## run 1
==> flow/design.v <==
module alu_top (
    input             clk,
    input      [15:0] a,
    input      [15:0] b,
    input      [2:0]  opcode,
    input      [1:0]  mode,
    output reg [31:0] result,
    output reg        eq
);
    reg [15:0] a_q;
    reg [15:0] b_q;
    reg [2:0]  opcode_q;
    reg [1:0]  mode_q;
    wire [31:0] alu_out;
    wire        alu_eq;
    ALU u_alu (.a(a_q), .b(b_q), .opcode(opcode_q), .mode(mode_q),
               .outALU(alu_out), .eq(alu_eq));
    always @(posedge clk) begin
        a_q      <= a;
        b_q      <= b;
        opcode_q <= opcode;
        mode_q   <= mode;
        result   <= alu_out;
        eq       <= alu_eq;
    end
endmodule

`timescale 1ns / 1ps
module logic_unit(a,b,opcode,outlu,eq);
input [15:0] a;
input [15:0] b;
input [2:0] opcode;
output [31:0] outlu;
output eq;
reg [31:0] outlu;
reg eq;
always@(a,b,opcode)
begin
	case(opcode)
	3'b000: outlu = {16'h0000, (a & b)};
	3'b001: outlu = {16'h0000, (a | b)};
	3'b010: outlu = {16'h0000, (a ^ b)};
	3'b011: outlu = {16'h0000, (~ a)};	
	default outlu = 32'h00000000;
	endcase
end
always@(a,b)
begin
	if( a == b) begin
	eq = 1;
	end
	else begin
	eq = 0;
	end
end
endmodule
`timescale 1ns / 1ps
module arith(a,b,opcode,outau);
input [15:0] a;
input [15:0] b;
input [2:0] opcode;
output [31:0] outau;
reg [31:0] outau;
always@(a,b,opcode)
begin
	case(opcode)
	3'b000: outau = {16'h0000, a + b};
	3'b001: outau = a * b;
	3'b010: if (a > b) begin
		outau = a - b;
		end
		else begin
		outau = b - a;
		end
	3'b011: if (a > b) begin
		outau = (b == 16'h0000) ? 32'hFFFFFFFF : a / b;
		end
		else begin
		outau = (a == 16'h0000) ? 32'hFFFFFFFF : b / a;
		end
	3'b100: outau = a + 1;
	3'b101: outau = a - 1;
	default outau = 32'h00000000;
	endcase
end
endmodule
`timescale 1ns / 1ps
module crypto(a,opcode,outcu);
input [15:0] a;
input [2:0] opcode;
output reg [31:0] outcu;
integer i;
always@(a,opcode)
begin
	outcu = 32'h00000000;
	case(opcode)
    3'b000: outcu = (a>>1) ^ a;
    3'b001: begin
        for (i=0; i<16; i=i+1) begin
        outcu[i] = ^(a>>i);  
    end
    end
	default outcu = 32'h00000000;
	endcase
end   
endmodule
`timescale 1ns / 1ps
module ALU( a, b, opcode, mode, outALU, eq);
input [15:0] a;
input [15:0] b;
input [2:0] opcode;
input [1:0] mode;
output [31:0] outALU;
output  eq;
reg [31:0] outALU;
reg eq;
wire [31:0] outau;
wire [31:0] outlu;
wire [31:0] outcu;
wire teq;
arith a1 (.a(a), .b(b), .opcode(opcode), .outau(outau));
logic_unit l1 (.a(a), .b(b), .opcode(opcode), .outlu(outlu), .eq(teq));
crypto d1 (.a(a),.opcode(opcode), .outcu(outcu));
always@(*)
begin
	if(mode == 2'b00) begin
	outALU = outlu;
	end
	else if (mode == 2'b01) begin
	outALU = outau;
	end
	else if (mode == 2'b10) begin
	outALU = outcu;
	end
	else begin
	outALU = 32'h00000000;
	end
	eq = teq;
end
endmodule
clock: 50.3 ns
lec_check: 0
abc_area: 0
cap_margin: 15
core_margin: 4
core_utilization: 23
cts_cluster_diameter: 172
setup_slack_margin: 0.66
slew_margin: 20
tns_end_percent: 85
run.sh (not shown) runs the stock make flow with config.mk's settings and CLKGATE_MAP_FILE=.
Run 1 finished all stages; however, its layout fails the closing checks, the failures being negative setup slack.
#### Input delta (run 2 over run 1)
# run 1
export LEC_CHECK = 0
export ABC_AREA = 0
export CAP_MARGIN = 15
export CORE_MARGIN = 4
export CORE_UTILIZATION = 23
export CTS_CLUSTER_DIAMETER = 172
export SETUP_SLACK_MARGIN = 0.66
export SLEW_MARGIN = 20
export TNS_END_PERCENT = 85
create_clock -name core_clock -period 50.3 [get_ports {clk}]
# run 2
export LEC_CHECK = 0
export CAP_MARGIN = 20
export CORE_MARGIN = 2
export CORE_UTILIZATION = 40
export SLEW_MARGIN = 20
create_clock -name core_clock -period 90.0 [get_ports {clk}]
## What came out
Of run 2 and run 1, only run 1 fails to finish with a clean layout.
In the tables for run 2 and run 1, sum of buffers and inverters on the critical path reads lower with run 2.
Run 1 → run 2: routing usage on met1 has increased.
Compared with run 1, run 2 shows a count of non-CTS buffers in the layout that is 75% lower.
Sort run 2 and run 1 by met2 layer wire length in the routed design asc -> top: run 2
Delta (run 2 minus run 1): vias after detailed routing saw a decrease.
Re CTS buffer count: no difference whatsoever between run 1 and run 2.
For run 3, these inputs were changed with respect to run 2:
# run 2
export LEC_CHECK = 0
export CAP_MARGIN = 20
export CORE_MARGIN = 2
export CORE_UTILIZATION = 40
export SLEW_MARGIN = 20
create_clock -name core_clock -period 90.0 [get_ports {clk}]
# run 3
export LEC_CHECK = 0
export ABC_AREA = 1
export CAP_MARGIN = 20
export CELL_PAD_IN_SITES_DETAIL_PLACEMENT = 2
export CELL_PAD_IN_SITES_GLOBAL_PLACEMENT = 2
export CORE_ASPECT_RATIO = 1.76
export CORE_MARGIN = 5
export CORE_UTILIZATION = 31
export CTS_CLUSTER_SIZE = 42
export GPL_ROUTABILITY_DRIVEN = 0
export PLACE_DENSITY = 0.81
export SLEW_MARGIN = 0
create_clock -name core_clock -period 90.0 [get_ports {clk}]
Notes after the runs:
- Lower die area goes to run 2 over run 3.
- | reported max-cap violation count | higher: run 3 |
- From run 2 to run 3 the numbers moved as follows: final setup slack of the worst path moved up, total half-perimeter wirelength after legalization and detailed placement moved up.
- Run 2 ended with every stage complete and zero timing, DRC or antenna violations.
- Run 3: flow complete, layout not clean; failing: max-capacitance violations, max-slew violations
- Diff run 2 -> run 3 | number of ordinary inverters in the final layout | up by more than 100%
- The first-iteration DRC count in run 2 is 1.6 times that in run 3.
- On register clock-pin slew on the reported worst setup and hold paths, run 3 and run 2 are basically level.
- For via count of the first global-routing pass, dividing the value from run 2 by the value from run 3 gives 0.76.
- Run 3 vs. run 2: cell count increased by about 20% relative to the old numbers, global routing usage on met1 decreased by 15 points relative to the old numbers.
- Run 3 ended up with met5 as its top routing layer in use; run 2 ended up with met4.

* * *

// alu_top: RTL as listed in full above, without the edits since
Settings: LEC_CHECK=0, CAP_MARGIN=20, CORE_MARGIN=2, CORE_UTILIZATION=72, CTS_CLUSTER_DIAMETER=363, CTS_CLUSTER_SIZE=33, MAX_ROUTING_LAYER=met4, SLEW_MARGIN=20; clock period 83.8 ns.
The first run failed in global routing (5_1_grt) (ODB-0269).
Rerun with:
- CORE_UTILIZATION: 72 -> 40
- CTS_CLUSTER_DIAMETER: 363 -> default
- CTS_CLUSTER_SIZE: 33 -> default
- MAX_ROUTING_LAYER: met4 -> default
- clock period: 83.8 -> 87.1 ns (I/O delays scaled with it)
Effect: Now the flow completed without violations; die area came out higher by 78%; synthesized cell count stays the same; synthesized area does not change.
Rerun with:
- CORE_UTILIZATION: 40 -> 72
- CTS_CLUSTER_DIAMETER: default -> 333
- MAX_ROUTING_LAYER: default -> met4
- clock period: 87.1 -> 83.8 ns (I/O delays scaled with it)
After rerunning: The changed run failed in global routing (5_1_grt); synthesized area does not change; die area drops by 44%; synthesized cell count stays the same.
Rerun with:
- CORE_UTILIZATION: 72 -> 64
- CTS_CLUSTER_DIAMETER: 333 -> default
- MAX_ROUTING_LAYER: met4 -> default
- clock period: 83.8 -> 73.8 ns (I/O delays scaled with it)
The new run never finished: it broke off in global routing (5_1_grt) (GRT-0116).
Area after synthesis does not change.
Synthesized cell count stays the same.
Die size went up by 12%.

* * *

== trial 79 ==
Starts from the design.v that is shown in full above.
export LEC_CHECK = 0
export ABC_AREA = 1
export CAP_MARGIN = 15
export CELL_PAD_IN_SITES_GLOBAL_PLACEMENT = 3
export CORE_MARGIN = 9
export CORE_UTILIZATION = 34
export CTS_CLUSTER_DIAMETER = 44
export CTS_CLUSTER_SIZE = 40
export SETUP_SLACK_MARGIN = 0.66
export SLEW_MARGIN = 20
export TNS_END_PERCENT = 85
create_clock -name core_clock -period 50.3 [get_ports {clk}]
The flow completed for trial 79, but it is not clean: the layout still shows negative setup slack.
--- input diff trial 79..build 17 ---
Settings: swapping 34 for 50 in CORE_UTILIZATION; clearing CELL_PAD_IN_SITES_GLOBAL_PLACEMENT, which used to be 3; swapping 9 for 4 in CORE_MARGIN; clearing CTS_CLUSTER_SIZE, which used to be 40.
==> results <==
Build 17: complete, dirty (negative setup slack). Taking trial 79 as the reference, in build 17 area of all placed cells without fillers saw an increase; number of vias in the routed layout saw an increase; average footprint of a synthesized cell saw little to no change. On flop share of the area, trial 79 and build 17 are basically level. Comparing trial 79 and build 17, the higher count of clock-buffer cells in the layout was measured on build 17.

* * *

== before ==
// alu_top: RTL as listed in full above, without the edits since
clock: 72.0 ns
lec_check: 0
abc_area: 0
cap_margin: 15
core_margin: 2
core_utilization: 72
cts_cluster_diameter: 351
cts_cluster_size: 33
max_routing_layer: met4
setup_slack_margin: 0.66
slew_margin: 20
tns_end_percent: 5
Run status, before: aborted in clock tree synthesis (4_1_cts), error DPL-0038
## Diff of input files: after against before
Settings: MAX_ROUTING_LAYER no longer set, was met4; CORE_UTILIZATION now 57, was 72; CAP_MARGIN now 20, was 15; CTS_CLUSTER_DIAMETER no longer set, was 351; SETUP_SLACK_MARGIN no longer set, was 0.66; ABC_AREA no longer set, was 0; CTS_CLUSTER_SIZE no longer set, was 33; the clock period (ns, I/O delays scaled along) now 73.8, was 72.0.
Findings:
The remaining runs in before and after completed every stage, whereas before halted early. after -> before: post-synthesis instance area flat. Changes observed in after relative to before: weighted congestion reported at the end of routability-driven placement now sits lower; count of state elements after synthesis flat; count of placed standard cells including taps picked up an extra 3.1%; async set-or-reset flop fraction in the synthesized netlist level. before -> after: width of the chip increased by more than 10%. Floorplan check, after vs before: die outline larger in after.
